==> design.v <==
module axi4_slave #(
    parameter int          NUM_REGS   = 4     ,
    parameter integer      ID_WIDTH   = 4     ,
    parameter integer      ADDR_WIDTH = 32    ,
    parameter integer      DATA_WIDTH = 32    ,
    parameter logic [31:0] BASE_ADDR  = 32'h0
)(
    input  logic                     ACLK,
    input  logic                     ARESETN,
    input  logic [ID_WIDTH-1:0]       S_AXI_AWID     ,
    input  logic [ADDR_WIDTH-1:0]     S_AXI_AWADDR   ,
    input  logic [7:0]                S_AXI_AWLEN    ,
    input  logic [2:0]                S_AXI_AWSIZE   ,
    input  logic [1:0]                S_AXI_AWBURST  ,
    input  logic                      S_AXI_AWVALID  ,
    output logic                      S_AXI_AWREADY  ,
    input  logic [DATA_WIDTH-1:0]     S_AXI_WDATA    ,
    input  logic [(DATA_WIDTH/8)-1:0] S_AXI_WSTRB    ,
    input  logic                      S_AXI_WLAST    ,
    input  logic                      S_AXI_WVALID   ,
    output logic                      S_AXI_WREADY   ,
    output logic [ID_WIDTH-1:0]       S_AXI_BID      ,
    output logic [1:0]                S_AXI_BRESP    ,
    output logic                      S_AXI_BVALID   ,
    input  logic                      S_AXI_BREADY   ,
    input  logic [ID_WIDTH-1:0  ]     S_AXI_ARID     ,
    input  logic [ADDR_WIDTH-1:0]     S_AXI_ARADDR   ,
    input  logic [7:0]                S_AXI_ARLEN    ,
    input  logic [2:0]                S_AXI_ARSIZE   ,
    input  logic [1:0]                S_AXI_ARBURST  ,
    input  logic                      S_AXI_ARVALID  ,
    output logic                      S_AXI_ARREADY  ,
    output logic [ID_WIDTH-1:0  ]     S_AXI_RID      ,
    output logic [DATA_WIDTH-1:0]     S_AXI_RDATA    ,
    output logic [1:0]                S_AXI_RRESP    ,
    output logic                      S_AXI_RLAST    ,
    output logic                      S_AXI_RVALID   ,
    input  logic                      S_AXI_RREADY   ,
    output logic                      write_en        ,
    output logic                      read_en
);
localparam ADDR_LSB     = $clog2(DATA_WIDTH / 8);
localparam ADDR_INDEX_W = $clog2(NUM_REGS);
logic [DATA_WIDTH-1:0] regfile [NUM_REGS-1:0];  
logic [ADDR_INDEX_W-1:0] write_ptr;
typedef enum logic [1:0] {
    WR_IDLE,     
    WR_WAIT,     
    WR_DATA,     
    WR_RESP      
} wr_state_t;
wr_state_t wr_state, wr_next;
logic awc_hs, wc_hs; 
logic [ADDR_WIDTH-1:0]      addr_latch     ;
logic [ID_WIDTH-1:0]        awid_latch     ;
logic [7:0]  awlen_latch    ;
logic [2:0]  awsize_latch   ;
logic [1:0]  awburst_latch  ;
logic [DATA_WIDTH-1:0]      wdata_latch    ; 
logic [(DATA_WIDTH/8)-1:0]  wstrb_latch    ;
logic                       wlast_latch    ;
logic [ADDR_WIDTH-1:0]      awaddr_latch   ;
logic [11:0] wr_transfer_size, wr_wrap_start, wr_transfer_size_latch, wr_wrap_start_latch, wr_wrap_end, wr_wrap_end_latch;
assign wr_transfer_size = (awlen_latch + 1)*(2**awsize_latch);
assign wr_wrap_start    = (S_AXI_AWADDR/ wr_transfer_size) * wr_transfer_size;
assign wr_wrap_end      = wr_wrap_start + wr_transfer_size;
logic [7:0] wr_beat_count;  
logic awaddr_err, wstrb_err, wr_burst_err;
always_comb begin
    wr_next = wr_state;  
    case(wr_state)
        WR_IDLE : if (S_AXI_AWVALID || S_AXI_WVALID)                          wr_next = WR_WAIT;
        WR_WAIT : if (awc_hs && wc_hs)                                        wr_next = WR_DATA;
        WR_DATA : if (S_AXI_WLAST || wstrb_err || awaddr_err || wr_burst_err) wr_next = WR_RESP;
        WR_RESP : if (S_AXI_BREADY)                                           wr_next = WR_IDLE;
    endcase
end
always_ff @(posedge ACLK or negedge ARESETN) begin
    if (!ARESETN)
        wr_state <= WR_IDLE;
    else
        wr_state <= wr_next;
end
always_ff @(posedge ACLK or negedge ARESETN) begin
    if (!ARESETN) begin
        S_AXI_AWREADY          <=  0    ;
        awc_hs                 <= '0    ;
        awid_latch             <= '0    ;
        awlen_latch            <= '0    ;
        awsize_latch           <= '0    ;
        awburst_latch          <= '0    ;
        awaddr_err             <= '0    ;
        wr_burst_err           <= '0    ;
        S_AXI_WREADY           <=  0    ;
        wr_beat_count          <=  0    ;
        write_ptr              <= '0    ;  
        wc_hs                  <= '0    ;
        wr_transfer_size_latch <= '0    ;
        wr_wrap_start_latch    <= '0    ;
        wr_wrap_end_latch      <= '0    ;
        wstrb_err              <= '0    ;
        S_AXI_BID              <= '0    ;
        S_AXI_BVALID           <= '0    ;
        S_AXI_BRESP            <= 2'b00 ;
        for (int r = 0; r < NUM_REGS; r++)
            regfile[r]         <= '0    ;
    end
    else begin
        case(wr_state)
            WR_IDLE: begin
                S_AXI_AWREADY          <= '0;
                S_AXI_WREADY           <= '0;
                awc_hs                 <= '0;
                awid_latch             <= '0;
                awlen_latch            <= '0;
                awsize_latch           <= '0;
                awburst_latch          <= '0;
                write_ptr              <= '0;
                wr_transfer_size_latch <= '0;
                wr_wrap_start_latch    <= '0;
                wr_wrap_end_latch      <= '0;
                S_AXI_BID              <= '0;
                S_AXI_BRESP            <= '0;
                S_AXI_BVALID           <= '0;
                awaddr_err             <= '0;
                wr_burst_err           <= '0;
                wstrb_err              <= '0;
            end
            WR_WAIT: begin
                if(S_AXI_AWVALID) begin
                    S_AXI_AWREADY          <= 1'b1              ;
                    awc_hs                 <= 1'b1              ;
                    awid_latch             <= S_AXI_AWID        ;
                    awlen_latch            <= S_AXI_AWLEN       ;
                    awsize_latch           <= S_AXI_AWSIZE      ;
                    awburst_latch          <= S_AXI_AWBURST     ;
                    awaddr_latch           <= S_AXI_AWADDR      ;
                    write_ptr              <= S_AXI_AWADDR[4:2] ;
                    wr_transfer_size_latch <= wr_transfer_size  ;
                    wr_wrap_start_latch    <= wr_wrap_start     ;
                    wr_wrap_end_latch      <= wr_wrap_end       ;
                end
                S_AXI_WREADY <= 1'b1;
                if(S_AXI_WVALID) begin
                    wc_hs        <= 1'b1;
                end
            end
            WR_DATA: begin
                S_AXI_AWREADY <= 1'b0;  
                if(!(wstrb_err || awaddr_err || wr_burst_err) && wr_beat_count < awlen_latch + 1) begin
                    for (int i = 0; i < DATA_WIDTH/8; i++) begin
                        if (S_AXI_WSTRB[i])
                            regfile[write_ptr][8*i +: 8] <= S_AXI_WDATA[8*i +: 8];
                    end
                    wr_beat_count <= wr_beat_count + 1;
                    case(awburst_latch)  
                        2'b00: write_ptr <= write_ptr;       
                        2'b01: begin
                            if(write_ptr >= awlen_latch) begin
                                awaddr_err <= 1'b1;
                            end
                            else begin
                                write_ptr <= write_ptr + 1;   
                            end
                        end
                        2'b10: begin                         
                            if (write_ptr + 1 == wr_wrap_end_latch) begin
                                write_ptr <= wr_wrap_start_latch;
                            end
                            else begin
                                write_ptr <= write_ptr + 1;
                            end
                        end
                        2'b11:  wr_burst_err <= 1'b1;   
                    endcase
                end
                if(S_AXI_WSTRB == '0) begin
                    wstrb_err <= 1'b1;
                end
                if (wr_beat_count == 0) begin
                    if(!(awaddr_latch[1:0] == 2'b00)) begin
                        awaddr_err <= 1'b1;
                    end
                end
                if(wr_beat_count > 0) begin
                    if (write_ptr < awaddr_latch[ADDR_LSB +: ADDR_INDEX_W] || write_ptr > awaddr_latch[ADDR_LSB +: ADDR_INDEX_W] + (1 << ADDR_INDEX_W) - 1) begin
                        awaddr_err <=1'b1;
                    end
                end
            end
            WR_RESP: begin
                wr_beat_count <= '0;
                S_AXI_WREADY  <= 1'b0;
                S_AXI_BVALID  <= 1'b1;
                S_AXI_BID     <= awid_latch;
                S_AXI_BRESP  <= (awaddr_err)                ? 2'b11 :   
                                (wstrb_err || wr_burst_err) ? 2'b10 :   
                                                              2'b00 ;   
                if (S_AXI_BREADY && S_AXI_BVALID) begin
                    awc_hs        <= 1'b0;
                    wc_hs         <= 1'b0;
                    S_AXI_BVALID  <= 1'b0;
                    write_ptr     <= '0;
                end
            end
        endcase
    end
end
typedef enum logic [1:0] {
    RD_IDLE,     
    RD_WAIT,     
    RD_DATA      
} rd_state_t;
rd_state_t rd_state, rd_next;
logic ar_hs;
logic [7:0] rd_beat_count;
logic ar_err, r_burst_err;
always_comb begin
    rd_next = rd_state;
    case(rd_state)
        RD_IDLE: if (S_AXI_ARVALID)                               rd_next = RD_WAIT;
        RD_WAIT: if (ar_hs )                                      rd_next = RD_DATA;
        RD_DATA: if (rd_beat_count == 0 || ar_err || r_burst_err) rd_next = RD_IDLE;
    endcase
end
always_ff @(posedge ACLK or negedge ARESETN) begin
    if(!ARESETN) begin
        rd_state <= RD_IDLE;
    end
    else begin
        rd_state <= rd_next;
    end
end
logic [ADDR_INDEX_W-1:0] read_ptr;
logic [ADDR_WIDTH-1:0]  arid_latch    ;
logic [7:0]             arlen_latch   ;
logic [2:0]             arsize_latch  ;
logic [ADDR_WIDTH-1:0]  araddr_latch  ;
logic [1:0]             arburst_latch ;
logic                   rd_complete   ;
logic [11:0] rd_transfer_size, rd_wrap_start, rd_transfer_size_latch, rd_wrap_start_latch, rd_wrap_end, rd_wrap_end_latch;
assign rd_transfer_size = (arlen_latch + 1)*(2**arsize_latch);
assign rd_wrap_start    = (S_AXI_ARADDR/ rd_transfer_size) * rd_transfer_size;
assign rd_wrap_end      = rd_wrap_start + rd_transfer_size;
always_ff @(posedge ACLK or negedge ARESETN) begin
    if(!ARESETN) begin
        S_AXI_ARREADY <=  0   ;
        S_AXI_RID     <= '0   ;
        S_AXI_RDATA   <= '0   ;
        S_AXI_RRESP   <= 2'b00;
        S_AXI_RLAST   <=  0   ;
        S_AXI_RVALID  <=  0   ;
        read_ptr      <= '0   ;
        ar_hs         <=  0   ;
    end
    else begin
        case(rd_state)
            RD_IDLE: begin
                S_AXI_ARREADY          <=  0;
                S_AXI_RLAST            <=  0;
                S_AXI_RVALID           <=  0;
                ar_hs                  <=  0;
                arid_latch             <= '0;
                arlen_latch            <= '0;
                arsize_latch           <= '0;
                araddr_latch           <= '0;
                r_burst_err            <= '0;
                ar_err                 <= '0;
                arburst_latch          <= '0;
                read_ptr               <= '0;
                rd_beat_count          <= '0;
                rd_transfer_size_latch <= '0;
                rd_wrap_start_latch    <= '0;
                rd_wrap_end_latch      <= '0;
            end
            RD_WAIT: begin
                S_AXI_ARREADY          <= 1'b1              ;
                ar_hs                  <= 1'b1              ;
                arid_latch             <= S_AXI_ARID        ;
                arlen_latch            <= S_AXI_ARLEN       ;
                araddr_latch           <= S_AXI_ARADDR      ;
                arsize_latch           <= S_AXI_ARSIZE      ;
                arburst_latch          <= S_AXI_ARBURST     ;
                read_ptr               <= S_AXI_ARADDR[4:2] ;
                rd_beat_count          <= arlen_latch + 1   ;
                rd_transfer_size_latch <= rd_transfer_size  ;
                rd_wrap_start_latch    <= rd_wrap_start     ;   
                rd_wrap_end_latch      <= rd_wrap_end       ;
            end
            RD_DATA: begin
                S_AXI_ARREADY          <= 1'b0;
                if (rd_beat_count == arlen_latch + 1 && !(araddr_latch[1:0] == 2'b00)) begin
                    ar_err <= 1'b1;
                    if (S_AXI_RREADY) begin
                        S_AXI_RVALID <= 1'b1;
                        S_AXI_RLAST  <= 1'b1;
                        S_AXI_RID    <= arid_latch;
                        S_AXI_RRESP  <= 2'b11;
                    end
                end
                else if (rd_beat_count == arlen_latch && (read_ptr < araddr_latch[4:2] || read_ptr > araddr_latch[4:2] + 7)) begin
                    ar_err <= 1'b1;
                    if (S_AXI_RREADY) begin
                        S_AXI_RVALID <= 1'b1;
                        S_AXI_RLAST  <= 1'b1;
                        S_AXI_RID    <= arid_latch;
                        S_AXI_RRESP  <= 2'b11;
                    end
                end
                else if (arburst_latch == 2'b11) begin
                    r_burst_err <= 1'b1;
                    if (S_AXI_RREADY) begin
                        S_AXI_RVALID <= 1'b1;
                        S_AXI_RLAST  <= 1'b1;
                        S_AXI_RID    <= arid_latch;
                        S_AXI_RRESP  <= 2'b01;
                    end
                end
                else begin
                    if(rd_beat_count > 1 && S_AXI_RREADY) begin
                        S_AXI_RVALID <= 1'b1;
                        S_AXI_RDATA  <= regfile[read_ptr];
                        S_AXI_RID    <= arid_latch;
                        case(arburst_latch)
                            2'b00: read_ptr <= read_ptr;         
                            2'b01: 
                                if(read_ptr >= arlen_latch) begin
                                    ar_err <= 1'b1;
                                end
                                else begin 
                                read_ptr <= read_ptr + 1;     
                                end
                            2'b10:                               
                                if (read_ptr + 1 == rd_wrap_end_latch) begin
                                    read_ptr <= rd_wrap_start_latch;
                                end
                                else begin
                                    read_ptr <= read_ptr + 1;
                                end
                        endcase
                        rd_beat_count <= rd_beat_count - 1;
                    end
                    else if (rd_beat_count == 1 && S_AXI_RREADY) begin
                        S_AXI_RVALID <= 1'b1;
                        S_AXI_RLAST  <= 1'b1;
                        S_AXI_RDATA  <= regfile[read_ptr];
                        S_AXI_RID    <= arid_latch;
                        S_AXI_RRESP  <= (ar_err)      ? 2'b11 :   
                                        (r_burst_err) ? 2'b10 :   
                                                        2'b00 ;   
                        rd_beat_count <= 0;
                    end
                end
            end
        endcase
    end
end
assign write_en = awc_hs && wc_hs;
assign read_en  = ar_hs;
endmodule
==> run.sh <==
#!/bin/bash
# the make line also repeats each setting of config.mk as NAME=value (left out here)
make -C /OpenROAD-flow-scripts/flow DESIGN_CONFIG=/design/flow/config.mk WORK_HOME=/design/flow/orfs CLKGATE_MAP_FILE= finish
==> config.mk <==
export PLATFORM = sky130hd
export DESIGN_NAME = axi4_slave
export DESIGN_NICKNAME = axi4_slave
export VERILOG_FILES = /design/flow/design.v
export SDC_FILE = /design/flow/constraint.sdc
export NUM_CORES = 4
export LEC_CHECK = 0
export CAP_MARGIN = 10
export CORE_MARGIN = 2
export CORE_UTILIZATION = 65
export CTS_CLUSTER_SIZE = 56
export SLEW_MARGIN = 35
==> constraint.sdc <==
create_clock -name core_clock -period 162.0 [get_ports {ACLK}]
set_input_delay 32.4000 -clock core_clock [delete_from_list [all_inputs] [get_ports {ACLK}]]
set_output_delay 32.4000 -clock core_clock [all_outputs]
set_load 0.01 [all_outputs]
==> flow_metrics.env, run 1 <==
# implementation run metrics
export IMPL_wire_per_inst_um=19.5
export IMPL_largest_area_cell="ha_1"
export IMPL_via_count=62144
export IMPL_grt_start_max_net_pins=77
export IMPL_ys_seq_frac=0.120
export IMPL_aoi_share=0.262
export IMPL_critPathLaunch="S_AXI_AWADDR[31]"
export IMPL_post_cts_buffers=0
export IMPL_hold_end="S_AXI_RDATA[16]"
export IMPL_ys_warnings_count=2
export IMPL_xor_share=0.0576
export IMPL_timing_critical_path_buf_inv=17
export IMPL_crit_top_cell="o21a_1"
export IMPL_drc=0
export IMPL_flop_cell="dfrtp_1"
export IMPL_dieArea_mm2=0.0970
export IMPL_r2r_start="awlen_latch[0]"
export IMPL_topCellsByArea="ha_1, dfrtp_1, o21a_1"
export IMPL_grt_pass1_wl_um=297000
export IMPL_nets=9094
export IMPL_tightest_slew_ns=0.908
export IMPL_antenna_found_initial=8
export IMPL_drt_iter0_markers=5801
export IMPL_tritoncts="done"
export IMPL_overflow=0
export IMPL_ys_ff=284
export IMPL_worst_path_max_fanout=35
export IMPL_post_cts_resized=0
export IMPL_holdBufCountCts=0
export IMPL_skew_ns=0.0322
export IMPL_maxCapViolCount=0
export IMPL_min_from="S_AXI_RDATA[16]"
export IMPL_critPathTopFamily="AND-OR/OR-AND gates"
export IMPL_reg2reg_depth=476
export IMPL_cts_root_buf="clkbuf_16"
export IMPL_warning_count=40
export IMPL_worstSetupPathType="primary input to flop"
export IMPL_top_cell="ha_1"
export IMPL_yosys_area_share_simple=0.245
export IMPL_crit_end="wr_wrap_end_latch[11]"
export IMPL_cpPeakStageDelay_ns=1.05
export IMPL_syn2layout_area_growth_pct=6.47
export IMPL_hp_class="flop to flop"
export IMPL_die_w_um=311
export IMPL_clock_sinks=284
export IMPL_clk_latency_ns=0.56
export IMPL_hold_depth=2
export IMPL_start_kind="primary input"
export IMPL_common_cells="ha_1, nand2_1, nor2_1"
export IMPL_critPathRequiredTime_ns=162.41
export IMPL_synth_top_area_share=0.162
export IMPL_slew_viol_final=0
export IMPL_report_final_setup_viol=0
export IMPL_finalHoldViolCount=0
export IMPL_fmax_ghz=0.00694
export IMPL_synth_cell_type_count=141
export IMPL_fillCellCount=7928
export IMPL_r2r_end="wr_wrap_end_latch[11]"
export IMPL_numCtsBuffers=28
export IMPL_slew_headroom=0.389
export IMPL_netlist_area_mm2=0.0614
export IMPL_num_rows=112
export IMPL_rsz0062_at_grt="no"
export IMPL_gp_congestion=0.966
export IMPL_rrSetupSlack_ns=44.63
export IMPL_status="timing/DRC/antenna clean"
export IMPL_dp_cells=9231
export IMPL_grt_pass1_vias=58949
export IMPL_critPathArrivalTime_ns=144.44
export IMPL_ant_nets=0
export IMPL_core_util_floorplan=0.657
export IMPL_synth_area_yosys_mm2=0.0614
export IMPL_finalNonFillerCells=9291
export IMPL_ys_sh_mux=0.0606
export IMPL_path_clk_slew_ns=0.06
export IMPL_htree_levels=1
export IMPL_routed_wl_um=181000
export IMPL_synthesis_nets=9092
export IMPL_synth_cells=8007
export IMPL_synthArstFlopShare=0.824
export IMPL_logic_family="AND-OR/OR-AND gates"
export IMPL_finalSetupTns_ns=0
export IMPL_finalClockPeriodUsage=0.889
export IMPL_viasPerCell=6.69
export IMPL_ys_cells=8007
export IMPL_track_usage=0.359
export IMPL_path_depth=461
export IMPL_adder_share=0.211
export IMPL_end_kind="flop"
export IMPL_edf_count=50
export IMPL_fp_coreArea_mm2=0.0935
export IMPL_portBuffers=193
export IMPL_cpMaxStageDelayCell="or4_2"
export IMPL_min_period_ns=144.03
export IMPL_dr_pass1_iters=6
export IMPL_dp_hpwl_um=141000
export IMPL_cts_path_max_buffers=3
export IMPL_io_pins=194
export IMPL_avgSynthCellArea_um2=7.67
export IMPL_die_y_um=311
==> cell type report <==
cell class,instances,area (um^2),share of cell area
Inverter,406,1530,0.0233
Tap cell,1254,1570,0.0240
Sequential cell,284,7360,0.113
Clock inverter,14,101,0.00155
Multi-Input combinational cell,7030,51500,0.788
Clock buffer,38,801,0.0122
Timing Repair Buffer,259,2470,0.0378
Antenna cell,6,15.0,0.000230
==> per-layer routing <==
metal / global-route usage / vias up / wire (um)
met5: 0 / - / 43
met4: 0.107 / 6 / 5200
met3: 0.0365 / 401 / 13900
met2: 0.586 / 2512 / 81500
met1: 0.499 / 29443 / 80400
li1: - / 29782 / -
==> through the flow <==
| stage | setup WS [ns] | cell area [um^2] | utilization | hold WS [ns] |
|---|---|---|---|---|
| after global routing | 9.82 | 65400 | 0.700 | 0.504 |
| after floorplan | 31.16 | 61400 | - | 0.442 |
| final | 17.97 | 65400 | 0.700 | 0.480 |
| after global placement | 19.87 | 64300 | 0.688 | 0.455 |
| after detailed placement | 18.70 | 64400 | 0.689 | 0.469 |
| after CTS | 18.69 | 65300 | 0.699 | 0.482 |
==> inputs of run 2 (changes only) <==
- ABC_AREA: not set -> 1
- CAP_MARGIN: 10 -> 20
- CORE_UTILIZATION: 65 -> 58
- CTS_CLUSTER_SIZE: 56 -> not set
- PLACE_DENSITY: not set -> 0.6
- SLEW_MARGIN: 35 -> 20
- TNS_END_PERCENT: not set -> 5
- clock period: 162.0 -> 122.0 ns (I/O delays scaled with it)
==> flow_metrics.env, run 2 <==
# implementation run metrics
export IMPL_status="timing/DRC/antenna clean"
export IMPL_adder_share=0.186
export IMPL_cts_root_buf="clkbuf_16"
export IMPL_ys_sh_mux=0.000790
export IMPL_top_cell="nand2_1"
export IMPL_min_from="arid_latch[0]"
export IMPL_flop_cell="dfrtp_1"
export IMPL_worstSetupPathType="primary input to flop"
export IMPL_synth_area_yosys_mm2=0.0696
export IMPL_slew_headroom=0.378
export IMPL_fp_coreArea_mm2=0.119
export IMPL_overflow=0
export IMPL_nets=12123
export IMPL_grt_start_max_net_pins=122
export IMPL_dieArea_mm2=0.123
export IMPL_synth_top_area_share=0.146
export IMPL_critPathLaunch="S_AXI_AWADDR[31]"
export IMPL_antenna_found_initial=14
export IMPL_crit_end="wr_wrap_end_latch[11]"
export IMPL_dr_pass1_iters=6
export IMPL_dp_hpwl_um=167000
export IMPL_grt_util_met3=0.0316
export IMPL_start_kind="primary input"
export IMPL_end_kind="flop"
export IMPL_syn2layout_area_growth_pct=6.71
export IMPL_rsz0062_at_grt="yes"
export IMPL_crit_top_cell="nand2_1"
export IMPL_report_final_setup_viol=0
export IMPL_cts_path_max_buffers=3
export IMPL_path_clk_slew_ns=0.06
export IMPL_critPathTopFamily="AND-OR/OR-AND gates"
export IMPL_r2r_start="arlen_latch[0]"
export IMPL_netlist_area_mm2=0.0696
export IMPL_ys_cells=10937
export IMPL_largest_area_cell="nand2_1"
export IMPL_core_util_floorplan=0.583
export IMPL_worst_path_max_fanout=40
export IMPL_timing_critical_path_buf_inv=113
export IMPL_tritoncts="done"
export IMPL_drc=0
export IMPL_critPathRequiredTime_ns=122.54
export IMPL_ys_ff=284
export IMPL_htree_levels=1
export IMPL_numCtsBuffers=30
export IMPL_hp_class="flop to flop"
export IMPL_routed_wl_um=210000
export IMPL_viasPerCell=5.60
export IMPL_rrSetupSlack_ns=28.78
export IMPL_wire_per_inst_um=16.6
export IMPL_clock_sinks=284
export IMPL_use_met1=0.427
export IMPL_cpPeakStageDelay_ns=0.52
export IMPL_ant_nets=0
export IMPL_common_cells="nand2_1, inv_1, nor2_1"
export IMPL_reg2reg_depth=602
export IMPL_grt_pass1_wl_um=337000
export IMPL_die_w_um=351
export IMPL_num_rows=127
export IMPL_setup_ws_ns=9.45
export IMPL_yosys_area_share_simple=0.358
export IMPL_warning_count=44
export IMPL_die_y_um=351
export IMPL_synth_cells=10937
export IMPL_logic_family="simple AND/OR/NAND/NOR gates"
export IMPL_hold_depth=1
export IMPL_ys_seq_frac=0.106
export IMPL_ys_warnings_count=2
export IMPL_slew_viol_final=0
export IMPL_maxCapViolCount=0
export IMPL_portBuffers=193
export IMPL_aoi_share=0.149
export IMPL_tightest_slew_ns=0.926
export IMPL_via_count=70985
export IMPL_fillCellCount=11577
export IMPL_synthesis_nets=12022
export IMPL_topCellsByArea="nand2_1, ha_1, inv_1"
export IMPL_xor_share=0.0773
export IMPL_r2r_end="rd_wrap_end_latch[11]"
export IMPL_fmax_ghz=0.00889
export IMPL_track_usage=0.331
export IMPL_finalHoldViolCount=0
export IMPL_synth_cell_type_count=100
export IMPL_avgSynthCellArea_um2=6.37
export IMPL_min_period_ns=112.55
export IMPL_path_depth=573
export IMPL_holdWs_ns=0.476
export IMPL_io_pins=194
export IMPL_critPathArrivalTime_ns=113.09
export IMPL_synthArstFlopShare=0.824
export IMPL_clk_latency_ns=0.63
export IMPL_use_met2=0.573
export IMPL_drt_iter0_markers=5226
export IMPL_edf_count=50
export IMPL_grt_pass1_vias=66687
export IMPL_gp_congestion=0.975
export IMPL_skew_ns=0.0281
export IMPL_hold_end="S_AXI_RID[0]"
export IMPL_post_place_ws_ns=2.43
export IMPL_grt_busiest_layer="met2"
export IMPL_cpMaxStageDelayCell="clkdlybuf4s50_1"
export IMPL_finalClockPeriodUsage=0.923
[run 2: area by class of cell]
class,instances,area (um^2),share of cell area
flip-flops and latches,284,7360,0.0990
repair buffers,306,2800,0.0376
diodes,9,22.5,0.000303
clock inverters,15,221,0.00298
clock buffers,41,843,0.0113
repair inverters,14,70.1,0.000943
well taps,1612,2020,0.0271
inverters,1791,6880,0.0925
multi-input cells,8611,54100,0.728
[run 2: timing repair]
item | CTS | global route
hold buffers | 0 | 0
setup buffers | 0 | 63
hold endpoints to repair | 0 | 0
gates resized | 0 | 88
setup endpoints to repair | 0 | 28
[run 2: layer usage]
metal	wire, um	up-vias
met5	70	-
met4	8310	8
met3	12000	412
met2	97500	1942
met1	92200	32793
li1	-	35830
[run 2: per-stage QoR]
stage	instance area, um^2	std cells	utilization	TNS, ns
2_1_floorplan	69600	10937	-	0
3_3_place_gp	72200	12529	0.604	0
3_5_place_dp	72200	12529	0.604	0
4_1_cts	73300	12585	0.613	0
5_1_grt	74300	12681	0.622	-0.242
6_report	74300	12683	0.622	0
==> inputs of run 3 (changes only) <==
- ABC_AREA: 1 -> not set
- CAP_MARGIN: 20 -> 15
- CELL_PAD_IN_SITES_DETAIL_PLACEMENT: not set -> 0
- CORE_ASPECT_RATIO: not set -> 1.27
- CORE_UTILIZATION: 58 -> 61
- GPL_ROUTABILITY_DRIVEN: not set -> 0
- PLACE_DENSITY: 0.6 -> not set
- PLACE_DENSITY_LB_ADDON: not set -> 0.19
- SLEW_MARGIN: 20 -> 5
- TNS_END_PERCENT: 5 -> not set
- clock period: 122.0 -> 171.0 ns (I/O delays scaled with it)
==> flow_metrics.env, run 3 <==
# implementation run metrics
export IMPL_grt_pass1_vias=60470
export IMPL_via_count=61798
export IMPL_crit_end="rd_wrap_end_latch[11]"
export IMPL_start_kind="primary input"
export IMPL_warning_count=41
export IMPL_report_final_setup_viol=0
export IMPL_critPathTopFamily="AND-OR/OR-AND gates"
export IMPL_fmax_ghz=0.00683
export IMPL_fillCellCount=8724
export IMPL_logic_family="AND-OR/OR-AND gates"
export IMPL_ys_warnings_count=2
export IMPL_avgSynthCellArea_um2=7.67
export IMPL_dieArea_mm2=0.103
export IMPL_reg2reg_depth=484
export IMPL_min_period_ns=146.32
export IMPL_edf_count=50
export IMPL_min_from="arid_latch[3]"
export IMPL_top_cell="ha_1"
export IMPL_adder_share=0.211
export IMPL_nets=9089
export IMPL_cts_root_buf="clkbuf_16"
export IMPL_largest_area_cell="ha_1"
export IMPL_hp_class="flop to flop"
export IMPL_critPathLaunch="S_AXI_ARADDR[31]"
export IMPL_r2r_end="rd_wrap_end_latch[11]"
export IMPL_synthesis_nets=9092
export IMPL_dr_pass1_iters=10
export IMPL_grt_pass1_wl_um=294000
export IMPL_portBuffers=193
export IMPL_ys_seq_frac=0.120
export IMPL_tightest_slew_ns=1.11
export IMPL_logic_area_mm2=0.0515
export IMPL_cpMaxStageDelayCell="nor2_1"
export IMPL_finalHoldViolCount=0
export IMPL_holdBufCountCts=0
export IMPL_routed_wl_um=180000
export IMPL_maxCapViolCount=0
export IMPL_hold_end="S_AXI_RID[3]"
export IMPL_grt_start_max_net_pins=142
export IMPL_rsz0062_at_grt="no"
export IMPL_skew_ns=0.0108
export IMPL_track_usage=0.336
export IMPL_r2r_start="arlen_latch[0]"
export IMPL_die_y_um=362
export IMPL_viasPerCell=6.60
export IMPL_flop_cell="dfrtp_1"
export IMPL_timing_critical_path_buf_inv=13
export IMPL_post_cts_buffers=0
export IMPL_xor_share=0.0576
export IMPL_tritoncts="done"
export IMPL_post_cts_resized=0
export IMPL_common_cells="ha_1, nand2_1, nor2_1"
export IMPL_syn2layout_area_growth_pct=6.60
export IMPL_cts_path_max_buffers=3
export IMPL_numCtsBuffers=29
export IMPL_ys_ff=284
export IMPL_slew_headroom=0.262
export IMPL_worstSetupPathType="primary input to flop"
export IMPL_antenna_found_initial=12
export IMPL_worst_path_max_fanout=37
export IMPL_finalNonFillerCells=9365
export IMPL_critPathArrivalTime_ns=146.59
export IMPL_synth_top_area_share=0.162
export IMPL_core_util_floorplan=0.613
export IMPL_netlist_area_mm2=0.0614
export IMPL_crit_top_cell="o21a_1"
export IMPL_dp_cells=9302
export IMPL_slew_viol_final=0
export IMPL_hold_depth=1
export IMPL_ant_nets=0
export IMPL_clk_latency_ns=0.55
export IMPL_fp_coreArea_mm2=0.100
export IMPL_num_rows=131
export IMPL_end_kind="flop"
export IMPL_finalClockPeriodUsage=0.856
export IMPL_drc=0
export IMPL_synthArstFlopShare=0.824
export IMPL_ys_cells=8007
export IMPL_status="timing/DRC/antenna clean"
export IMPL_utilization=0.654
export IMPL_critPathRequiredTime_ns=171.27
export IMPL_seq_area_mm2=0.00736
export IMPL_clock_sinks=284
export IMPL_synth_area_yosys_mm2=0.0614
export IMPL_io_pins=194
export IMPL_topCellsByArea="ha_1, dfrtp_1, o21a_1"
export IMPL_yosys_area_share_simple=0.245
export IMPL_ys_sh_mux=0.0606
export IMPL_cpPeakStageDelay_ns=0.82
export IMPL_die_w_um=286
export IMPL_finalSetupTns_ns=0
export IMPL_path_depth=465
export IMPL_path_clk_slew_ns=0.06
export IMPL_overflow=0
export IMPL_drt_iter0_markers=4239
export IMPL_rrSetupSlack_ns=51.85
export IMPL_aoi_share=0.262
export IMPL_synth_cell_type_count=141
export IMPL_synth_cells=8007
export IMPL_htree_levels=1
export IMPL_dp_hpwl_um=142000
export IMPL_wire_per_inst_um=19.2
run 3: layout make-up:
cell class                      instances  area share
Tap cell                             1330      0.0254
Timing Repair Buffer                  253      0.0367
Sequential cell                       284       0.112
Clock buffer                           45      0.0142
Clock inverter                          7     0.00147
Multi-Input combinational cell       7030       0.786
Inverter                              406      0.0233
Antenna cell                           10    0.000382
run 3: metrics by stage:
step | worst slack [ns] | hold WS, ns | area (um^2)
3_3_place_gp | 27.86 | 0.458 | 64400
3_5_place_dp | 26.06 | 0.467 | 64400
6_report | 24.68 | 0.477 | 65500
2_1_floorplan | 38.36 | 0.442 | 61400
5_1_grt | 17.00 | 0.502 | 65500
4_1_cts | 26.25 | 0.482 | 65400
run 3: layer usage:
layer / track usage / part of all wire
met1: 0.375 / 0.39
met5: 0 / 0.00023
met4: 0.168 / 0.055
met3: 0.0282 / 0.049
met2: 0.633 / 0.51
==> inputs of run 4 (changes only) <==
- CAP_MARGIN: 15 -> 35
- CELL_PAD_IN_SITES_DETAIL_PLACEMENT: 0 -> not set
- CORE_ASPECT_RATIO: 1.27 -> 1.78
- CORE_UTILIZATION: 61 -> 71
- CTS_CLUSTER_DIAMETER: not set -> 392
- GPL_ROUTABILITY_DRIVEN: 0 -> 1
- GPL_TIMING_DRIVEN: not set -> 1
- MIN_ROUTING_LAYER: not set -> met1
- PLACE_DENSITY: not set -> 0.6
- PLACE_DENSITY_LB_ADDON: 0.19 -> not set
- SETUP_SLACK_MARGIN: not set -> -2.0
- SLEW_MARGIN: 5 -> 10
- clock period: 171.0 -> 141.0 ns (I/O delays scaled with it)
==> flow_metrics.env, run 4 <==
# implementation run metrics
export IMPL_min_period_ns=136.15
export IMPL_portBuffers=193
export IMPL_synthArstFlopShare=0.824
export IMPL_ys_ff=284
export IMPL_yosys_area_share_simple=0.245
export IMPL_hp_class="flop to flop"
export IMPL_common_cells="ha_1, nand2_1, nor2_1"
export IMPL_dp_hpwl_um=156000
export IMPL_critPathTopFamily="AND-OR/OR-AND gates"
export IMPL_critPathRequiredTime_ns=141.33
export IMPL_xor_share=0.0576
export IMPL_worst_path_max_fanout=37
export IMPL_logic_family="AND-OR/OR-AND gates"
export IMPL_path_clk_slew_ns=0.07
export IMPL_finalHoldViolCount=0
export IMPL_r2r_end="rd_wrap_end_latch[11]"
export IMPL_met2RoutedLength_um=100000
export IMPL_grt_start_max_net_pins=160
export IMPL_maxCapViolCount=0
export IMPL_post_place_ws_ns=1.75
export IMPL_fillCellCount=6416
export IMPL_cts_root_buf="clkbuf_16"
export IMPL_ant_nets=0
export IMPL_numCtsBuffers=29
export IMPL_path_depth=474
export IMPL_holdBufCountCts=0
export IMPL_report_final_setup_viol=0
export IMPL_topCellsByArea="ha_1, dfrtp_1, o21a_1"
export IMPL_aoi_share=0.262
export IMPL_gp_congestion=1.04
export IMPL_warning_count=43
export IMPL_tritoncts="done"
export IMPL_nets=9113
export IMPL_setup_ws_ns=4.85
export IMPL_largest_area_cell="ha_1"
export IMPL_synth_cell_type_count=141
export IMPL_reg2reg_depth=492
export IMPL_finalClockPeriodUsage=0.966
export IMPL_dieArea_mm2=0.0890
export IMPL_top_cell="ha_1"
export IMPL_cpMaxStageDelayCell="or4_4"
export IMPL_synth_cells=8007
export IMPL_flop_cell="dfrtp_1"
export IMPL_ys_cells=8007
export IMPL_top_layer_used="met5"
export IMPL_routed_wl_um=203000
export IMPL_rrSetupSlack_ns=25.99
export IMPL_io_pins=194
export IMPL_syn2layout_area_growth_pct=6.60
export IMPL_clk_latency_ns=0.59
export IMPL_fp_coreArea_mm2=0.0855
export IMPL_ys_sh_mux=0.0606
export IMPL_utilization=0.765
export IMPL_status="timing/DRC/antenna clean"
export IMPL_start_kind="primary input"
export IMPL_synth_top_area_share=0.162
export IMPL_drc=0
export IMPL_min_from="S_AXI_RDATA[21]"
export IMPL_viasPerCell=7.13
export IMPL_critPathLaunch="S_AXI_ARADDR[31]"
export IMPL_finalSetupTns_ns=0
export IMPL_synth_area_yosys_mm2=0.0614
export IMPL_drt_iter0_markers=5340
export IMPL_wl_met1_um=67000
export IMPL_fmax_ghz=0.00734
export IMPL_crit_end="rd_wrap_end_latch[11]"
export IMPL_via_count=65193
export IMPL_skew_ns=0.0169
export IMPL_holdWs_ns=0.484
export IMPL_num_rows=143
export IMPL_end_kind="flop"
export IMPL_ys_seq_frac=0.120
export IMPL_cts_path_max_buffers=3
export IMPL_antenna_found_initial=14
export IMPL_avgSynthCellArea_um2=7.67
export IMPL_cpPeakStageDelay_ns=0.70
export IMPL_track_usage=0.445
export IMPL_htree_levels=1
export IMPL_ys_warnings_count=2
export IMPL_r2r_start="arlen_latch[0]"
export IMPL_slew_headroom=0.308
export IMPL_grt_pass1_vias=65804
export IMPL_overflow=0
export IMPL_clock_sinks=284
export IMPL_adder_share=0.211
export IMPL_critPathArrivalTime_ns=136.48
export IMPL_netlist_area_mm2=0.0614
export IMPL_synthesis_nets=9092
export IMPL_grt_pass1_wl_um=324000
export IMPL_crit_top_cell="o21a_1"
export IMPL_timing_critical_path_buf_inv=16
export IMPL_edf_count=50
export IMPL_core_util_floorplan=0.718
export IMPL_dr_pass1_iters=12
export IMPL_slew_viol_final=0
export IMPL_wire_per_inst_um=22.2
export IMPL_die_y_um=396
export IMPL_tightest_slew_ns=1.03
export IMPL_worstSetupPathType="primary input to flop"
export IMPL_wl_met3_um=14100
export IMPL_die_w_um=224
export IMPL_hold_depth=2
export IMPL_hold_end="S_AXI_RDATA[21]"
-- run 4: what timing repair did --
item / 4_1_cts / 5_1_grt
resized: 0 / 34
buffers inserted: 0 / 6
setup endpoints to repair: 0 / 11
-- run 4: metal layers --
layer	vias to the layer above	track usage
li1	29817	-
met1	30582	0.422
met2	3281	0.798
met3	1501	0.0906
met4	12	0.414
met5	-	0
-- run 4: through the flow --
step                instances  instance area [um^2]
floorplan                8007                 61400
global placement         9066                 64100
detailed placement       9073                 64200
CTS                      9127                 65200
global route             9146                 65500
finish                   9147                 65500
-- run 4: cell type report --
cell class / instances / area [um^2] / share of cell area
Timing Repair Buffer: 277 / 2640 / 0.0402
Clock inverter: 9 / 125 / 0.00191
Sequential cell: 284 / 7360 / 0.112
Antenna cell: 9 / 22.5 / 0.000344
Multi-Input combinational cell: 7030 / 51600 / 0.788
Clock buffer: 45 / 847 / 0.0129
Tap cell: 1087 / 1360 / 0.0208
Inverter: 406 / 1530 / 0.0233
==> inputs of run 5 (changes only) <==
- CAP_MARGIN: 35 -> 20
- CORE_ASPECT_RATIO: 1.78 -> not set
- CORE_UTILIZATION: 71 -> 65
- CTS_CLUSTER_DIAMETER: 392 -> not set
- GPL_ROUTABILITY_DRIVEN: 1 -> not set
- GPL_TIMING_DRIVEN: 1 -> not set
- MAX_ROUTING_LAYER: not set -> met4
- MIN_ROUTING_LAYER: met1 -> not set
- SETUP_SLACK_MARGIN: -2.0 -> not set
- SLEW_MARGIN: 10 -> 20
- clock period: 141.0 -> 150.0 ns (I/O delays scaled with it)
==> flow_metrics.env, run 5 <==
# implementation run metrics
export IMPL_path_clk_slew_ns=0.06
export IMPL_status="timing/DRC/antenna clean"
export IMPL_drt_iter0_markers=5874
export IMPL_cpMaxStageDelayCell="or4_1"
export IMPL_clock_sinks=284
export IMPL_ys_ff=284
export IMPL_r2r_start="awlen_latch[0]"
export IMPL_avgSynthCellArea_um2=7.67
export IMPL_aoi_share=0.262
export IMPL_dr_pass1_iters=7
export IMPL_core_util_floorplan=0.657
export IMPL_rsz0062_at_grt="no"
export IMPL_xor_share=0.0576
export IMPL_timing_critical_path_buf_inv=16
export IMPL_viasPerCell=6.67
export IMPL_r2r_end="wr_wrap_end_latch[11]"
export IMPL_worst_path_max_fanout=35
export IMPL_critPathRequiredTime_ns=150.42
export IMPL_ys_warnings_count=2
export IMPL_edf_count=50
export IMPL_via_count=62007
export IMPL_die_w_um=311
export IMPL_numCtsBuffers=27
export IMPL_hold_end="S_AXI_RDATA[9]"
export IMPL_overflow=0
export IMPL_critPathLaunch="S_AXI_AWADDR[31]"
export IMPL_holdWs_ns=0.481
export IMPL_worstSetupPathType="primary input to flop"
export IMPL_top_cell="ha_1"
export IMPL_flop_cell="dfrtp_1"
export IMPL_largest_area_cell="ha_1"
export IMPL_ys_sh_mux=0.0606
export IMPL_ant_nets=0
export IMPL_adder_share=0.211
export IMPL_grt_pass1_vias=58689
export IMPL_tritoncts="done"
export IMPL_grt_pass1_wl_um=297000
export IMPL_ys_cells=8007
export IMPL_cts_path_max_buffers=3
export IMPL_grt_start_max_net_pins=92
export IMPL_num_rows=112
export IMPL_cpPeakStageDelay_ns=1.02
export IMPL_track_usage=0.371
export IMPL_synth_area_yosys_mm2=0.0614
export IMPL_warning_count=40
export IMPL_wire_per_inst_um=19.5
export IMPL_netlist_area_mm2=0.0614
export IMPL_nets=9100
export IMPL_logic_family="AND-OR/OR-AND gates"
export IMPL_drc=0
export IMPL_fmax_ghz=0.00708
export IMPL_topCellsByArea="ha_1, dfrtp_1, o21a_1"
export IMPL_gp_congestion=0.987
export IMPL_min_period_ns=141.26
export IMPL_ys_seq_frac=0.120
export IMPL_start_kind="primary input"
export IMPL_antenna_found_initial=13
export IMPL_path_depth=460
export IMPL_fillCellCount=7913
export IMPL_io_pins=194
export IMPL_finalClockPeriodUsage=0.942
export IMPL_critPathArrivalTime_ns=141.68
export IMPL_dp_cells=9237
export IMPL_synth_cell_type_count=141
export IMPL_routed_wl_um=181000
export IMPL_slew_viol_final=0
export IMPL_end_kind="flop"
export IMPL_common_cells="ha_1, nand2_1, nor2_1"
export IMPL_post_cts_buffers=0
export IMPL_dp_hpwl_um=141000
export IMPL_rrSetupSlack_ns=32.90
export IMPL_syn2layout_area_growth_pct=6.38
export IMPL_maxCapViolCount=0
export IMPL_clk_latency_ns=0.55
export IMPL_cts_root_buf="clkbuf_16"
export IMPL_min_from="S_AXI_RDATA[9]"
export IMPL_crit_end="wr_wrap_end_latch[11]"
export IMPL_finalNonFillerCells=9301
export IMPL_fp_coreArea_mm2=0.0935
export IMPL_critPathTopFamily="AND-OR/OR-AND gates"
export IMPL_holdBufCountCts=0
export IMPL_tightest_slew_ns=1.06
export IMPL_finalHoldViolCount=0
export IMPL_htree_levels=1
export IMPL_yosys_area_share_simple=0.245
export IMPL_dieArea_mm2=0.0970
export IMPL_synthesis_nets=9092
export IMPL_hp_class="flop to flop"
export IMPL_hold_depth=2
export IMPL_finalSetupTns_ns=0
export IMPL_die_y_um=311
export IMPL_synthArstFlopShare=0.824
export IMPL_utilization=0.699
export IMPL_crit_top_cell="o21a_1"
export IMPL_reg2reg_depth=475
export IMPL_skew_ns=0.0186
export IMPL_report_final_setup_viol=0
export IMPL_slew_headroom=0.292
export IMPL_portBuffers=193
export IMPL_synth_cells=8007
export IMPL_synth_top_area_share=0.162
[run 5: timing repair]
action / CTS / global route
gates resized: 0 / 4
setup endpoints to repair: 0 / 1
hold endpoints to repair: 0 / 0
[run 5: cell type report]
type                       count  area [um^2]  area share
multi-input combinational   7030        51500       0.788
tap                         1254         1570      0.0240
clock inverter                 5         43.8    0.000670
clock buffer                  42          818      0.0125
sequential                   284         7360       0.113
timing repair buffer         266         2510      0.0385
antenna                       14         35.0    0.000536
inverter                     406         1530      0.0234
[run 5: through the flow]
| stage | area, um^2 | worst slack, ns |
|---|---|---|
| after CTS | 65200 | 9.57 |
| after global routing | 65300 | 0.0483 |
| after floorplan | 61400 | 21.56 |
| final | 65300 | 8.74 |
| after detailed placement | 64400 | 9.44 |
| after global placement | 64400 | 10.81 |
[run 5: metal layers]
| metal | vias up | global-route usage | wire length [um] |
|---|---|---|---|
| met5 | - | - | 0 |
| li1 | 29803 | - | - |
| met4 | 0 | 0.100 | 4760 |
| met1 | 29292 | 0.505 | 81100 |
| met2 | 2535 | 0.590 | 82000 |
| met3 | 377 | 0.0317 | 13500 |
==> inputs of run 6 (changes only) <==
- ABC_AREA: not set -> 1
- CAP_MARGIN: 20 -> 15
- CORE_UTILIZATION: 65 -> 72
- CTS_CLUSTER_DIAMETER: not set -> 371
- CTS_CLUSTER_SIZE: not set -> 100
- MAX_ROUTING_LAYER: met4 -> not set
- clock period: 150.0 -> 72.1 ns (I/O delays scaled with it)
==> flow_metrics.env, run 6 <==
# yosys + openroad results
export IMPL_synthArstFlopShare=0.824
export IMPL_ys_sh_mux=0.000790
export IMPL_xor_share=0.0773
export IMPL_io_pins=194
export IMPL_aoi_share=0.149
export IMPL_adder_share=0.186
export IMPL_topCellsByArea="nand2_1, ha_1, inv_1"
export IMPL_synth_cells=10937
export IMPL_synth_top_area_share=0.146
export IMPL_synth_area_yosys_mm2=0.0696
export IMPL_die_y_um=315
export IMPL_core_util_floorplan=0.723
export IMPL_synthesis_nets=12022
export IMPL_status="aborted with a tool error"
export IMPL_avgSynthCellArea_um2=6.37
export IMPL_dieArea_mm2=0.0992
export IMPL_top_cell="nand2_1"
export IMPL_ys_cells=10937
export IMPL_netlist_area_mm2=0.0696
export IMPL_num_rows=114
export IMPL_logic_family="simple AND/OR/NAND/NOR gates"
export IMPL_firstError="[ERROR DPL-0038] Utilization greater than 100%, impossible to legalize"
export IMPL_portBuffers=193
export IMPL_edf_count=50
export IMPL_gp_congestion=1.07
export IMPL_yosys_area_share_simple=0.358
export IMPL_ys_warnings_count=2
export IMPL_stop_stage="detailed placement (3_5_place_dp)"
export IMPL_synth_cell_type_count=100
export IMPL_fp_coreArea_mm2=0.0963
export IMPL_ys_ff=284
export IMPL_flop_cell="dfrtp_1"
export IMPL_ys_seq_frac=0.106
export IMPL_largest_area_cell="nand2_1"
export IMPL_die_w_um=315
export IMPL_common_cells="nand2_1, inv_1, nor2_1"
[run 6: metrics by stage]
step	area, um^2	instances	setup TNS (ns)	hold WS (ns)
3_3_place_gp	96700	15237	-253.20	0.457
2_1_floorplan	72200	10937	-419.80	0.449
==> inputs of run 7 (changes only) <==
- CAP_MARGIN: 15 -> 20
- CORE_UTILIZATION: 72 -> 57
- CTS_CLUSTER_DIAMETER: 371 -> not set
- CTS_CLUSTER_SIZE: 100 -> 86
- clock period: 72.1 -> 138.0 ns (I/O delays scaled with it)
==> flow_metrics.env, run 7 <==
# implementation run metrics
export IMPL_ys_ff=284
export IMPL_finalSetupTns_ns=0
export IMPL_routed_wl_um=207000
export IMPL_dieArea_mm2=0.125
export IMPL_synth_top_area_share=0.146
export IMPL_nets=12040
export IMPL_syn2layout_area_growth_pct=5.28
export IMPL_rsz0062_at_grt="no"
export IMPL_timing_critical_path_buf_inv=120
export IMPL_r2r_start="arlen_latch[0]"
export IMPL_ys_sh_mux=0.000790
export IMPL_gp_congestion=1.00
export IMPL_topCellsByArea="nand2_1, ha_1, inv_1"
export IMPL_slew_viol_final=0
export IMPL_critPathLaunch="S_AXI_ARADDR[31]"
export IMPL_worst_path_max_fanout=35
export IMPL_track_usage=0.324
export IMPL_crit_end="rd_wrap_end_latch[11]"
export IMPL_synth_cell_type_count=100
export IMPL_clk_latency_ns=0.67
export IMPL_critPathRequiredTime_ns=138.40
export IMPL_netlist_area_mm2=0.0696
export IMPL_fmax_ghz=0.00813
export IMPL_min_from="arid_latch[3]"
export IMPL_hold_depth=1
export IMPL_warning_count=40
export IMPL_r2r_end="rd_wrap_end_latch[11]"
export IMPL_avgSynthCellArea_um2=6.37
export IMPL_grt_pass1_wl_um=338000
export IMPL_ys_warnings_count=2
export IMPL_finalNonFillerCells=12607
export IMPL_cpMaxStageDelayCell="inv_1"
export IMPL_hp_class="flop to flop"
export IMPL_numCtsBuffers=31
export IMPL_end_kind="flop"
export IMPL_path_clk_slew_ns=0.06
export IMPL_ys_cells=10937
export IMPL_tritoncts="done"
export IMPL_fp_coreArea_mm2=0.122
export IMPL_cts_root_buf="clkbuf_16"
export IMPL_ant_nets=0
export IMPL_min_period_ns=122.99
export IMPL_skew_ns=0.0767
export IMPL_adder_share=0.186
export IMPL_finalHoldViolCount=0
export IMPL_grt_pass1_vias=66827
export IMPL_dp_hpwl_um=168000
export IMPL_dp_cells=12547
export IMPL_top_cell="nand2_1"
export IMPL_yosys_area_share_simple=0.358
export IMPL_drt_iter0_markers=4826
export IMPL_crit_top_cell="inv_1"
export IMPL_antenna_found_initial=9
export IMPL_report_final_setup_viol=0
export IMPL_flop_cell="dfrtp_1"
export IMPL_synth_cells=10937
export IMPL_dr_pass1_iters=6
export IMPL_status="timing/DRC/antenna clean"
export IMPL_finalClockPeriodUsage=0.891
export IMPL_path_depth=570
export IMPL_critPathTopFamily="AND-OR/OR-AND gates"
export IMPL_die_w_um=354
export IMPL_viasPerCell=5.56
export IMPL_edf_count=50
export IMPL_synthesis_nets=12022
export IMPL_logic_family="simple AND/OR/NAND/NOR gates"
export IMPL_cpPeakStageDelay_ns=0.67
export IMPL_num_rows=128
export IMPL_aoi_share=0.149
export IMPL_hold_end="S_AXI_RID[3]"
export IMPL_cts_path_max_buffers=3
export IMPL_start_kind="primary input"
export IMPL_holdBufCountCts=0
export IMPL_reg2reg_depth=589
export IMPL_clock_sinks=284
export IMPL_rrSetupSlack_ns=36.94
export IMPL_overflow=0
export IMPL_ys_seq_frac=0.106
export IMPL_portBuffers=193
export IMPL_synthArstFlopShare=0.824
export IMPL_post_cts_buffers=0
export IMPL_post_cts_resized=0
export IMPL_grt_start_max_net_pins=73
export IMPL_largest_area_cell="nand2_1"
export IMPL_htree_levels=1
export IMPL_die_y_um=354
export IMPL_via_count=70084
export IMPL_slew_headroom=0.255
export IMPL_maxCapViolCount=0
export IMPL_tightest_slew_ns=1.11
export IMPL_worstSetupPathType="primary input to flop"
export IMPL_common_cells="nand2_1, inv_1, nor2_1"
export IMPL_core_util_floorplan=0.573
export IMPL_synth_area_yosys_mm2=0.0696
export IMPL_xor_share=0.0773
export IMPL_wire_per_inst_um=16.4
export IMPL_critPathArrivalTime_ns=123.39
export IMPL_drc=0
export IMPL_fillCellCount=11821
export IMPL_io_pins=194
-- run 7: cell type report --
type                       instances  area (um^2)  area share
sequential                       284         7360       0.100
clock inverter                    10          108     0.00147
inverter                        1791         6780      0.0925
clock buffer                      45          911      0.0124
multi-input combinational       8599        53800       0.733
timing repair buffer             248         2350      0.0320
tap                             1625         2030      0.0277
antenna                            5         12.5    0.000171
-- run 7: through the flow --
step	worst slack, ns	area [um^2]	hold slack, ns	utilization
2_1_floorplan	25.16	69600	0.449	-
3_3_place_gp	19.23	72300	0.458	0.595
3_5_place_dp	15.39	72300	0.471	0.595
4_1_cts	15.79	73300	0.486	0.603
5_1_grt	3.04	73300	0.496	0.603
6_report	15.01	73300	0.480	0.603
-- run 7: layer usage --
metal | up-vias | track usage | routed length, um
met3 | 416 | 0.0273 | 10700
li1 | 35606 | - | -
met1 | 32212 | 0.423 | 92600
met4 | 4 | 0.113 | 7820
met5 | - | 0 | 23
met2 | 1846 | 0.561 | 96000
==> inputs of run 8 (changes only) <==
- ABC_AREA: 1 -> not set
- CORE_UTILIZATION: 57 -> 72
- CTS_CLUSTER_SIZE: 86 -> 40
- PLACE_DENSITY: 0.6 -> not set
- PLACE_DENSITY_LB_ADDON: not set -> 0.26
- clock period: 138.0 -> 162.0 ns (I/O delays scaled with it)
==> flow_metrics.env, run 8 <==
# implementation run metrics
export IMPL_grt_pass1_wl_um=305000
export IMPL_edf_count=50
export IMPL_slew_viol_final=0
export IMPL_largest_area_cell="ha_1"
export IMPL_r2r_end="wr_wrap_end_latch[11]"
export IMPL_reg2reg_depth=470
export IMPL_fmax_ghz=0.00686
export IMPL_xor_share=0.0576
export IMPL_clk_latency_ns=0.56
export IMPL_io_pins=194
export IMPL_drt_iter0_markers=6569
export IMPL_skew_ns=0.0262
export IMPL_wire_per_inst_um=20.5
export IMPL_logic_family="AND-OR/OR-AND gates"
export IMPL_netlist_area_mm2=0.0614
export IMPL_rsz0062_at_grt="no"
export IMPL_synthArstFlopShare=0.824
export IMPL_flop_cell="dfrtp_1"
export IMPL_post_cts_buffers=0
export IMPL_die_w_um=296
export IMPL_finalSetupTns_ns=0
export IMPL_synth_cells=8007
export IMPL_path_clk_slew_ns=0.07
export IMPL_clock_sinks=284
export IMPL_top_cell="ha_1"
export IMPL_crit_top_cell="o21a_1"
export IMPL_gp_congestion=0.969
export IMPL_antenna_found_initial=10
export IMPL_overflow=0
export IMPL_path_depth=455
export IMPL_portBuffers=193
export IMPL_maxCapViolCount=0
export IMPL_ys_cells=8007
export IMPL_worst_path_max_fanout=35
export IMPL_topCellsByArea="ha_1, dfrtp_1, o21a_1"
export IMPL_yosys_area_share_simple=0.245
export IMPL_dr_pass1_iters=9
export IMPL_critPathRequiredTime_ns=162.42
export IMPL_rrSetupSlack_ns=42.53
export IMPL_adder_share=0.211
export IMPL_avgSynthCellArea_um2=7.67
export IMPL_finalHoldViolCount=0
export IMPL_critPathArrivalTime_ns=146.28
export IMPL_dieArea_mm2=0.0876
export IMPL_timing_critical_path_buf_inv=16
export IMPL_ys_sh_mux=0.0606
export IMPL_fp_coreArea_mm2=0.0849
export IMPL_common_cells="ha_1, nand2_1, nor2_1"
export IMPL_critPathTopFamily="AND-OR/OR-AND gates"
export IMPL_grt_pass1_vias=61174
export IMPL_min_from="S_AXI_RDATA[17]"
export IMPL_tightest_slew_ns=1.15
export IMPL_cpPeakStageDelay_ns=1.02
export IMPL_ys_warnings_count=2
export IMPL_hold_depth=2
export IMPL_status="timing/DRC/antenna clean"
export IMPL_aoi_share=0.262
export IMPL_holdBufCountCts=0
export IMPL_core_util_floorplan=0.724
export IMPL_report_final_setup_viol=0
export IMPL_ant_nets=0
export IMPL_num_rows=107
export IMPL_worstSetupPathType="primary input to flop"
export IMPL_grt_start_max_net_pins=70
export IMPL_warning_count=38
export IMPL_crit_end="wr_wrap_end_latch[11]"
export IMPL_slew_headroom=0.227
export IMPL_cts_root_buf="clkbuf_16"
export IMPL_tritoncts="done"
export IMPL_utilization=0.768
export IMPL_die_y_um=296
export IMPL_htree_levels=1
export IMPL_via_count=64212
export IMPL_post_cts_resized=0
export IMPL_min_period_ns=145.87
export IMPL_hp_class="flop to flop"
export IMPL_nets=9092
export IMPL_track_usage=0.415
export IMPL_synth_area_yosys_mm2=0.0614
export IMPL_end_kind="flop"
export IMPL_finalClockPeriodUsage=0.900
export IMPL_cts_path_max_buffers=3
export IMPL_synth_cell_type_count=141
export IMPL_synthesis_nets=9092
export IMPL_start_kind="primary input"
export IMPL_r2r_start="awlen_latch[0]"
export IMPL_ys_seq_frac=0.120
export IMPL_dp_hpwl_um=141000
export IMPL_hold_end="S_AXI_RDATA[17]"
export IMPL_syn2layout_area_growth_pct=6.08
export IMPL_critPathLaunch="S_AXI_AWADDR[31]"
export IMPL_routed_wl_um=188000
export IMPL_synth_top_area_share=0.162
export IMPL_ys_ff=284
export IMPL_cpMaxStageDelayCell="or4_1"
export IMPL_drc=0
export IMPL_viasPerCell=6.99
export IMPL_numCtsBuffers=27
==> run 8: layer usage <==
layer  part of all wire  vias up  global-route usage
li1                   -    29786                   -
met1               0.41    30061               0.547
met2               0.44     3597               0.665
met3               0.11      766              0.0780
met4              0.045        2               0.181
met5           0.000069        -                   0
==> run 8: area by class of cell <==
cell class,count,area [um^2]
Multi-Input combinational cell,7030,51500
Fill cell,6269,19700
Sequential cell,284,7360
Timing Repair Buffer,258,2430
Inverter,406,1530
Tap cell,1144,1430
Clock buffer,34,753
Clock inverter,16,149
Antenna cell,10,25.0
==> run 8: stage by stage <==
step / cells / hold slack (ns) / cell area (um^2) / worst slack (ns)
floorplan: 8007 / 0.442 / 61400 / 31.16
global placement: 9119 / 0.457 / 64200 / 20.89
detailed placement: 9119 / 0.472 / 64200 / 18.77
CTS: 9169 / 0.489 / 65100 / 18.48
global route: 9180 / 0.501 / 65100 / 7.81
finish: 9182 / 0.488 / 65200 / 16.13
==> inputs of run 9 (changes only) <==
- CORE_UTILIZATION: 72 -> 58
- CTS_CLUSTER_SIZE: 40 -> not set
- MAX_ROUTING_LAYER: not set -> met4
- PLACE_DENSITY_LB_ADDON: 0.26 -> not set
- clock period: 162.0 -> 104.0 ns (I/O delays scaled with it)
==> flow_metrics.env, run 9 <==
# implementation run metrics
export IMPL_status="finished with violations"
export IMPL_so_faults="setup timing"
export IMPL_yosys_area_share_simple=0.245
export IMPL_viasPerCell=6.56
export IMPL_dp_hpwl_um=172000
export IMPL_critPathLaunch="S_AXI_ARADDR[31]"
export IMPL_fillCellCount=5845
export IMPL_overflow=0
export IMPL_ys_ff=284
export IMPL_finalClockPeriodUsage=1.05
export IMPL_cpPeakStageDelay_ns=0.58
export IMPL_synthArstFlopShare=0.824
export IMPL_fp_coreArea_mm2=0.105
export IMPL_io_pins=194
export IMPL_worstSetupPathType="primary input to flop"
export IMPL_tritoncts="done"
export IMPL_htree_levels=1
export IMPL_report_final_setup_viol=21
export IMPL_dr_pass1_iters=13
export IMPL_synth_cells=8007
export IMPL_synth_cell_type_count=141
export IMPL_fmax_ghz=0.00913
export IMPL_core_util_floorplan=0.584
export IMPL_num_rows=119
export IMPL_topCellsByArea="ha_1, dfrtp_1, o21a_1"
export IMPL_numCtsBuffers=28
export IMPL_critPathRequiredTime_ns=104.34
export IMPL_rsz0062_at_grt="yes"
export IMPL_hold_end="wr_wrap_end_latch[8]"
export IMPL_finalHoldViolCount=0
export IMPL_start_kind="primary input"
export IMPL_xor_share=0.0576
export IMPL_wl_met3_um=24600
export IMPL_finalSetupTns_ns=-41.86
export IMPL_edf_count=50
export IMPL_grt_pass1_wl_um=374000
export IMPL_top_cell="ha_1"
export IMPL_setup_ws_ns=-5.49
export IMPL_aoi_share=0.262
export IMPL_routed_wl_um=261000
export IMPL_portBuffers=193
export IMPL_dieArea_mm2=0.109
export IMPL_worst_path_max_fanout=7
export IMPL_end_kind="flop"
export IMPL_r2r_end="rd_wrap_end_latch[11]"
export IMPL_path_depth=477
export IMPL_syn2layout_area_growth_pct=47.9
export IMPL_gp_congestion=1.02
export IMPL_antenna_found_initial=13
export IMPL_die_y_um=329
export IMPL_slew_viol_final=0
export IMPL_reg2reg_depth=498
export IMPL_clock_sinks=284
export IMPL_slew_headroom=0.0472
export IMPL_r2r_start="arlen_latch[0]"
export IMPL_avgSynthCellArea_um2=7.67
export IMPL_cts_path_max_buffers=3
export IMPL_grt_start_max_net_pins=73
export IMPL_ys_sh_mux=0.0606
export IMPL_path_clk_slew_ns=0.07
export IMPL_die_w_um=329
export IMPL_netlist_area_mm2=0.0614
export IMPL_ant_nets=0
export IMPL_grt_pass1_vias=74186
export IMPL_critPathTopFamily="AND-OR/OR-AND gates"
export IMPL_common_cells="ha_1, nand2_1, nor2_1"
export IMPL_critPathArrivalTime_ns=109.83
export IMPL_top_layer_used="met4"
export IMPL_maxCapViolCount=0
export IMPL_crit_end="rd_wrap_end_latch[11]"
export IMPL_nets=11679
export IMPL_synth_top_area_share=0.162
export IMPL_logic_family="AND-OR/OR-AND gates"
export IMPL_timing_critical_path_buf_inv=27
export IMPL_post_place_ws_ns=-6.51
export IMPL_drc=0
export IMPL_wire_per_inst_um=21.7
export IMPL_ys_warnings_count=2
export IMPL_min_from="wr_wrap_end_latch[8]"
export IMPL_adder_share=0.211
export IMPL_ys_cells=8007
export IMPL_clk_latency_ns=0.59
export IMPL_synthesis_nets=9092
export IMPL_dp_cells=11218
export IMPL_skew_ns=0.0526
export IMPL_hold_depth=2
export IMPL_cts_root_buf="clkbuf_16"
export IMPL_hp_class="flop to flop"
export IMPL_drt_iter0_markers=8489
export IMPL_synth_area_yosys_mm2=0.0614
export IMPL_min_period_ns=109.49
export IMPL_crit_top_cell="o21a_1"
export IMPL_cpMaxStageDelayCell="or4_4"
export IMPL_track_usage=0.427
export IMPL_met2RoutedLength_um=120000
export IMPL_wl_met1_um=99500
export IMPL_warning_count=43
export IMPL_rrSetupSlack_ns=7.22
export IMPL_largest_area_cell="ha_1"
export IMPL_finalNonFillerCells=12020
export IMPL_via_count=78900
export IMPL_ys_seq_frac=0.120
export IMPL_holdBufCountCts=0
export IMPL_flop_cell="dfrtp_1"
export IMPL_tightest_slew_ns=1.43
run 9: routing by layer:
layer / global-route usage / vias up
li1: - / 35003
met1: 0.528 / 37160
met2: 0.697 / 5184
met3: 0.0558 / 1553
met4: 0.185 / 0
met5: - / -
run 9: layout make-up:
type,instances,area (um^2),share of cell area
multi-input combinational,7031,56900,0.627
clock inverter,9,109,0.00120
sequential,284,7360,0.0811
tap,1391,1740,0.0192
inverter,406,1530,0.0168
timing repair buffer,2843,22300,0.245
antenna,13,32.5,0.000358
clock buffer,43,807,0.00889
run 9: per-stage QoR:
step                      hold WS [ns]   util  area (um^2)
after floorplan                  0.445      -        64400
after global placement           0.460  0.766        80500
after detailed placement         0.468  0.766        80500
after CTS                        0.483  0.818        86000
after global routing             0.515  0.864        90800
final                            0.482  0.864        90800
run 9: repair_timing:
item,CTS,global route
setup buffers,443,292
setup endpoints to repair,20,28
resized,251,479
gates cloned,2,1
pin swaps,312,506
